==> run a: inputs <==
==> flow/design.v <==
`timescale 1ns / 1ps
module IIR2nd#(
    parameter DW = 20,FW = 15
)(
    input clk,rst_n,en,
    input signed [DW-1:0] din,
    output logic signed[DW-1:0] dout,
    input [31:0]index
);
    localparam logic signed[DW-1:0] GAIN =41;
    function automatic logic signed[DW-1:0] DEN(input [31:0] i);
        case (i)
        32'd0:  DEN = -65446;
        32'd1:  DEN = -65421;
        32'd2:  DEN = -65381;
        32'd3:  DEN = -65325;
        32'd4:  DEN = -65252;
        32'd5:  DEN = -65163;
        32'd6:  DEN = -65058;
        32'd7:  DEN = -64938;
        32'd8:  DEN = -64801;
        32'd9:  DEN = -64648;
        32'd10: DEN = -64479;
        32'd11: DEN = -64294;
        32'd12: DEN = -64094;
        32'd13: DEN = -63877;
        32'd14: DEN = -63645;
        32'd15: DEN = -63397;
        32'd16: DEN = -63134;
        32'd17: DEN = -62855;
        32'd18: DEN = -62560;
        32'd19: DEN = -62250;
        default: DEN = 0;
        endcase
    endfunction
    localparam logic signed [DW-1:0] NUM0 = 32768, NUM1 = 0, NUM2 = -32768;
    wire signed [DW-1:0] n0;
    wire signed [DW-1:0] n1;
    wire signed [DW-1:0] n2;
    wire signed [DW-1:0] d1;
    wire signed [DW-1:0] d2;
    wire signed [DW-1:0] g ;
    assign    n0      = (NUM0);
    assign    n1     = (NUM1);
    assign    n2     = (NUM2);
    assign    d1     = (DEN(index));
    assign    d2     = (32686);
    assign    g      = (GAIN);
    logic signed [DW-1:0]   z1,z0;
    wire signed [DW-1:0] pn0;
    wire signed [DW-1:0] pn1;
    wire signed [DW-1:0] pn2;
    wire signed [DW-1:0] o ;
    wire signed [DW-1:0] pd1;
    wire signed [DW-1:0] pd2;
    assign        pn0    = 
    (((DW-FW)+(DW-FW)+(FW)+(FW))'(din)*((DW-FW)+(DW-FW)+(FW)+(FW))'(n0))>>>((FW)+(FW)-(FW));
    assign        pn1    = 
    (((DW-FW)+(DW-FW)+(FW)+(FW))'(din)*((DW-FW)+(DW-FW)+(FW)+(FW))'(n1))>>>((FW)+(FW)-(FW));
    assign        pn2    = 
    (((DW-FW)+(DW-FW)+(FW)+(FW))'(din)*((DW-FW)+(DW-FW)+(FW)+(FW))'(n2))>>>((FW)+(FW)-(FW));
    assign        o     =z0 + pn0;
    assign        pd1    = 
    (((DW-FW)+(DW-FW)+(FW)+(FW))'(o)*((DW-FW)+(DW-FW)+(FW)+(FW))'(d1))>>>((FW)+(FW)-(FW));
    assign        pd2    = 
    (((DW-FW)+(DW-FW)+(FW)+(FW))'(o)*((DW-FW)+(DW-FW)+(FW)+(FW))'(d2))>>>((FW)+(FW)-(FW));
    always_ff @( posedge clk ) begin 
        if(!rst_n) begin
            z0<=0; z1<=0;dout<=0;
        end else begin
            z0<=pn1 + z1 - pd1;
            z1<=pn2 - pd2;
            dout<=
    (((DW-FW)+(DW-FW)+(FW)+(FW))'(o)*((DW-FW)+(DW-FW)+(FW)+(FW))'(g))>>>((FW)+(FW)-(FW));
        end
    end
endmodule
module IIR#(
    parameter DW = 16,EW = 4
)(
    input clk,rst_n,en,
    input signed [DW-1:0] din,
    output logic signed [DW-1:0] dout,
    input [31:0]index,
    output logic signed [DW+EW-1:0] dout_W
    );
    localparam W = DW + EW;
    logic signed [W-1:0] din_W;
    assign din_W = din;
    assign dout = dout_W;
    IIR2nd #(W,DW-1)IIR2nd_inst(
    clk,rst_n,en, din_W, dout_W,index
        );
endmodule
`timescale 1ns / 1ps
module IIR_v#(
    parameter DW = 16,FW = 15
)(
    input clk,rst_n,en,
    input signed [DW-1:0] din,
    output wire signed [DW-1:0] dout,
    input [31:0]index,
    output wire signed [DW+FW-1:0] dout_W
    );
    IIR#(
        DW,FW
    )IIR_inst(
        clk,rst_n,en,din,dout,index,dout_W
    );
endmodule
==> flow/run.sh <==
#!/bin/bash
# the make line also repeats each setting of config.mk as NAME=value (left out here)
make -C /OpenROAD-flow-scripts/flow DESIGN_CONFIG=/design/flow/config.mk WORK_HOME=/design/flow/orfs CLKGATE_MAP_FILE= finish
==> flow/config.mk <==
export PLATFORM = sky130hd
export DESIGN_NAME = IIR_v
export DESIGN_NICKNAME = IIR_v
export VERILOG_FILES = /design/flow/design.v
export SDC_FILE = /design/flow/constraint.sdc
export NUM_CORES = 4
export LEC_CHECK = 0
export CAP_MARGIN = 20
export CELL_PAD_IN_SITES_DETAIL_PLACEMENT = 2
export CELL_PAD_IN_SITES_GLOBAL_PLACEMENT = 2
export CORE_MARGIN = 4
export CORE_UTILIZATION = 40
export GPL_ROUTABILITY_DRIVEN = 1
export MAX_ROUTING_LAYER = met4
export SLEW_MARGIN = 20
==> flow/constraint.sdc <==
create_clock -name core_clock -period 15.1 [get_ports {clk}]
set_input_delay 3.0200 -clock core_clock [delete_from_list [all_inputs] [get_ports {clk}]]
set_output_delay 3.0200 -clock core_clock [all_outputs]
set_load 0.01 [all_outputs]
==> run b (differences from run a) <==
Settings changed: CAP_MARGIN 20 to 15, CELL_PAD_IN_SITES_DETAIL_PLACEMENT 2 to unset, CELL_PAD_IN_SITES_GLOBAL_PLACEMENT 2 to unset, CORE_MARGIN 4 to 2, CORE_UTILIZATION 40 to 72, CTS_CLUSTER_DIAMETER set to 234, CTS_CLUSTER_SIZE set to 58, GPL_ROUTABILITY_DRIVEN 1 to unset, PLACE_DENSITY set to 0.35.
==> flow/constraint.sdc (replaced) <==
create_clock -name core_clock -period 12.7 [get_ports {clk}]
set_input_delay 2.5400 -clock core_clock [delete_from_list [all_inputs] [get_ports {clk}]]
set_output_delay 2.5400 -clock core_clock [all_outputs]
set_load 0.01 [all_outputs]
==> run c (differences from run a) <==
Settings changed: CELL_PAD_IN_SITES_DETAIL_PLACEMENT 2 to unset, CELL_PAD_IN_SITES_GLOBAL_PLACEMENT 2 to unset, CORE_MARGIN 4 to 2, CORE_UTILIZATION 40 to 65, CTS_CLUSTER_SIZE set to 58, GPL_ROUTABILITY_DRIVEN 1 to unset.
==> flow/constraint.sdc (replaced) <==
create_clock -name core_clock -period 12.7 [get_ports {clk}]
set_input_delay 2.5400 -clock core_clock [delete_from_list [all_inputs] [get_ports {clk}]]
set_output_delay 2.5400 -clock core_clock [all_outputs]
set_load 0.01 [all_outputs]
==> run d (differences from run a) <==
Settings changed: CELL_PAD_IN_SITES_DETAIL_PLACEMENT 2 to unset, CELL_PAD_IN_SITES_GLOBAL_PLACEMENT 2 to unset, CORE_MARGIN 4 to 2, CORE_UTILIZATION 40 to 66, GPL_ROUTABILITY_DRIVEN 1 to unset, MAX_ROUTING_LAYER met4 to unset.
==> flow/constraint.sdc (replaced) <==
create_clock -name core_clock -period 10.1 [get_ports {clk}]
set_input_delay 2.0200 -clock core_clock [delete_from_list [all_inputs] [get_ports {clk}]]
set_output_delay 2.0200 -clock core_clock [all_outputs]
set_load 0.01 [all_outputs]
==> qor summary <==
quantity	run a	run c	run d	run b
Run status	timing/DRC/antenna clean	failed layout checks	failed layout checks	stopped before the end
Last stage reached	-	-	-	global routing (5_1_grt)
Layout check failures	-	setup timing	setup timing	-
Setup crit end kind	flip-flop	flip-flop	flip-flop	-
Metal-1 WL	62.1 mm	46.3 mm	49.6 mm	-
Total negative setup slack	0 ns	-0.833 ns	-100.28 ns	-
Clock insertion delay at the later pin of the skew report	0.39 ns	0.39 ns	0.41 ns	-
Buffer-and-inverter tally for the worst setup path	11	9	15	-
Per-cell routed wire length	23.0 um	19.3 um	24.0 um	-
Fin nets	6070	6708	6806	-
Startpoint of the lowest-slack register-to-register path	IIR_inst.IIR2nd_inst.z0[0]	IIR_inst.IIR2nd_inst.z0[0]	IIR_inst.IIR2nd_inst.z0[0]	-
CP max stage cell	sky130_fd_sc_hd__clkdlybuf4s50_1	sky130_fd_sc_hd__fa_1	sky130_fd_sc_hd__fa_1	-
Cell mode on critical path	sky130_fd_sc_hd__fa_1	sky130_fd_sc_hd__fa_1	-	-
Number of pins exceeding their max-slew limit in the final report	0	0	0	-
FF+latch count	85	85	85	-


==> trial 43: inputs <==
// IIR_v: RTL as listed in full above, without the edits since
Settings: LEC_CHECK=0, CAP_MARGIN=20, CORE_MARGIN=2, CORE_UTILIZATION=71, CTS_CLUSTER_SIZE=48, PLACE_DENSITY_LB_ADDON=0.26, SLEW_MARGIN=20; clock period 12.5 ns.
run.sh (not shown) runs the stock make flow with config.mk's settings and CLKGATE_MAP_FILE=.
==> build 40 (differences from trial 43) <==
- CAP_MARGIN: 20 -> 15
- CORE_UTILIZATION: 71 -> 72
- CTS_CLUSTER_SIZE: 48 -> 85
- MAX_ROUTING_LAYER: unset -> met4
- PLACE_DENSITY: unset -> 0.38
- PLACE_DENSITY_LB_ADDON: 0.26 -> unset
- TNS_END_PERCENT: unset -> 5
==> flow/constraint.sdc (replaced) <==
create_clock -name core_clock -period 12.6 [get_ports {clk}]
set_input_delay 2.5200 -clock core_clock [delete_from_list [all_inputs] [get_ports {clk}]]
set_output_delay 2.5200 -clock core_clock [all_outputs]
set_load 0.01 [all_outputs]
==> results <==
Build 40 finished but fails on setup timing. Trial 43 died in global routing (5_1_grt) with GRT-0232.
In synthesized cell count, build 40 and trial 43 do not differ.
Synthesized area is the same in build 40 and trial 43.
Of build 40 and trial 43, trial 43 has the higher die size (gap about 1.4%, measured against trial 43).


==> try-fjord: inputs <==
// IIR_v: RTL as listed in full above, without the edits since
Settings: LEC_CHECK=0, CAP_MARGIN=15, CORE_MARGIN=2, CORE_UTILIZATION=72, MAX_ROUTING_LAYER=met4, PLACE_DENSITY=0.37, SLEW_MARGIN=20, TNS_END_PERCENT=5; clock period 12.6 ns.
==> inputs of try-pepper, as changes to try-fjord <==
CAP_MARGIN = 20   (was 15)
CORE_UTILIZATION = 34   (was 72)
MAX_ROUTING_LAYER = default   (was met4)
PLACE_DENSITY = default   (was 0.37)
TNS_END_PERCENT = default   (was 5)
==> flow/constraint.sdc (replaced) <==
create_clock -name core_clock -period 13.4 [get_ports {clk}]
set_input_delay 2.6800 -clock core_clock [delete_from_list [all_inputs] [get_ports {clk}]]
set_output_delay 2.6800 -clock core_clock [all_outputs]
set_load 0.01 [all_outputs]
==> inputs of try-garnet, as changes to try-fjord <==
CAP_MARGIN = 20   (was 15)
CORE_UTILIZATION = 25   (was 72)
MAX_ROUTING_LAYER = default   (was met4)
PLACE_DENSITY = default   (was 0.37)
TNS_END_PERCENT = default   (was 5)
==> flow/constraint.sdc (replaced) <==
create_clock -name core_clock -period 17.4 [get_ports {clk}]
set_input_delay 3.4800 -clock core_clock [delete_from_list [all_inputs] [get_ports {clk}]]
set_output_delay 3.4800 -clock core_clock [all_outputs]
set_load 0.01 [all_outputs]
==> inputs of try-raven, as changes to try-fjord <==
CAP_MARGIN = 20   (was 15)
CTS_CLUSTER_SIZE = 48   (was default)
MAX_ROUTING_LAYER = default   (was met4)
PLACE_DENSITY = default   (was 0.37)
PLACE_DENSITY_LB_ADDON = 0.22   (was default)
TNS_END_PERCENT = default   (was 5)
==> flow/constraint.sdc (replaced) <==
create_clock -name core_clock -period 12.5 [get_ports {clk}]
set_input_delay 2.5000 -clock core_clock [delete_from_list [all_inputs] [get_ports {clk}]]
set_output_delay 2.5000 -clock core_clock [all_outputs]
set_load 0.01 [all_outputs]
==> qor summary <==
metric	try-raven	try-garnet	try-fjord	try-pepper
Run status	aborted with a tool error	complete, no violations	finished with violations	complete, no violations
Failing step	global routing	-	-	-
Layout check failures	-	-	negative setup slack	-
Cell type of the slowest stage on the worst timing path	-	sky130_fd_sc_hd__o211ai_1	sky130_fd_sc_hd__fa_2	sky130_fd_sc_hd__fa_1
Tally of non-filler cells in the final layout	-	6471	5885	6718
Highest signal layer in the routed design	-	met4	met4	met4
Wire length on met1	-	45200 microns	44900 microns	48900 microns
Crit path DRT	-	17670 ps	12890 ps	13680 ps
Vias after detailed routing	-	28598	34543	31116
Logic depth of the worst path, buffers included	-	48	48	48
Worst Hold Launch	-	IIR_inst.IIR2nd_inst.z1[0]$_SDFF_PN0_	IIR_inst.IIR2nd_inst.z1[0]$_SDFF_PN0_	IIR_inst.IIR2nd_inst.z1[0]$_SDFF_PN0_
Max-slew headroom	-	0.358	0.486	0.386
Number of buffers other than clock buffers in the final layout	-	163	938	944
Worst setup path start	-	din[0]	din[0]	din[0]
Number of well taps	-	2058	696	1524
Count of non-CTS inverters in the layout	-	1185	1185	1185
CP Capture Type	-	register	register	register
Count of instances resized after the clock tree is built	264	0	137	77
Share of cell area taken by flip-flops and latches	-	0.0391	0.0348	0.0341
Final instance area	-	0.0435 sq mm	0.0488 sq mm	0.0499 sq mm
Violation count after the first detailed-route iteration	-	1610	2748	1646
Non-clock buffering overhead	-	0.0336	0.154	0.151
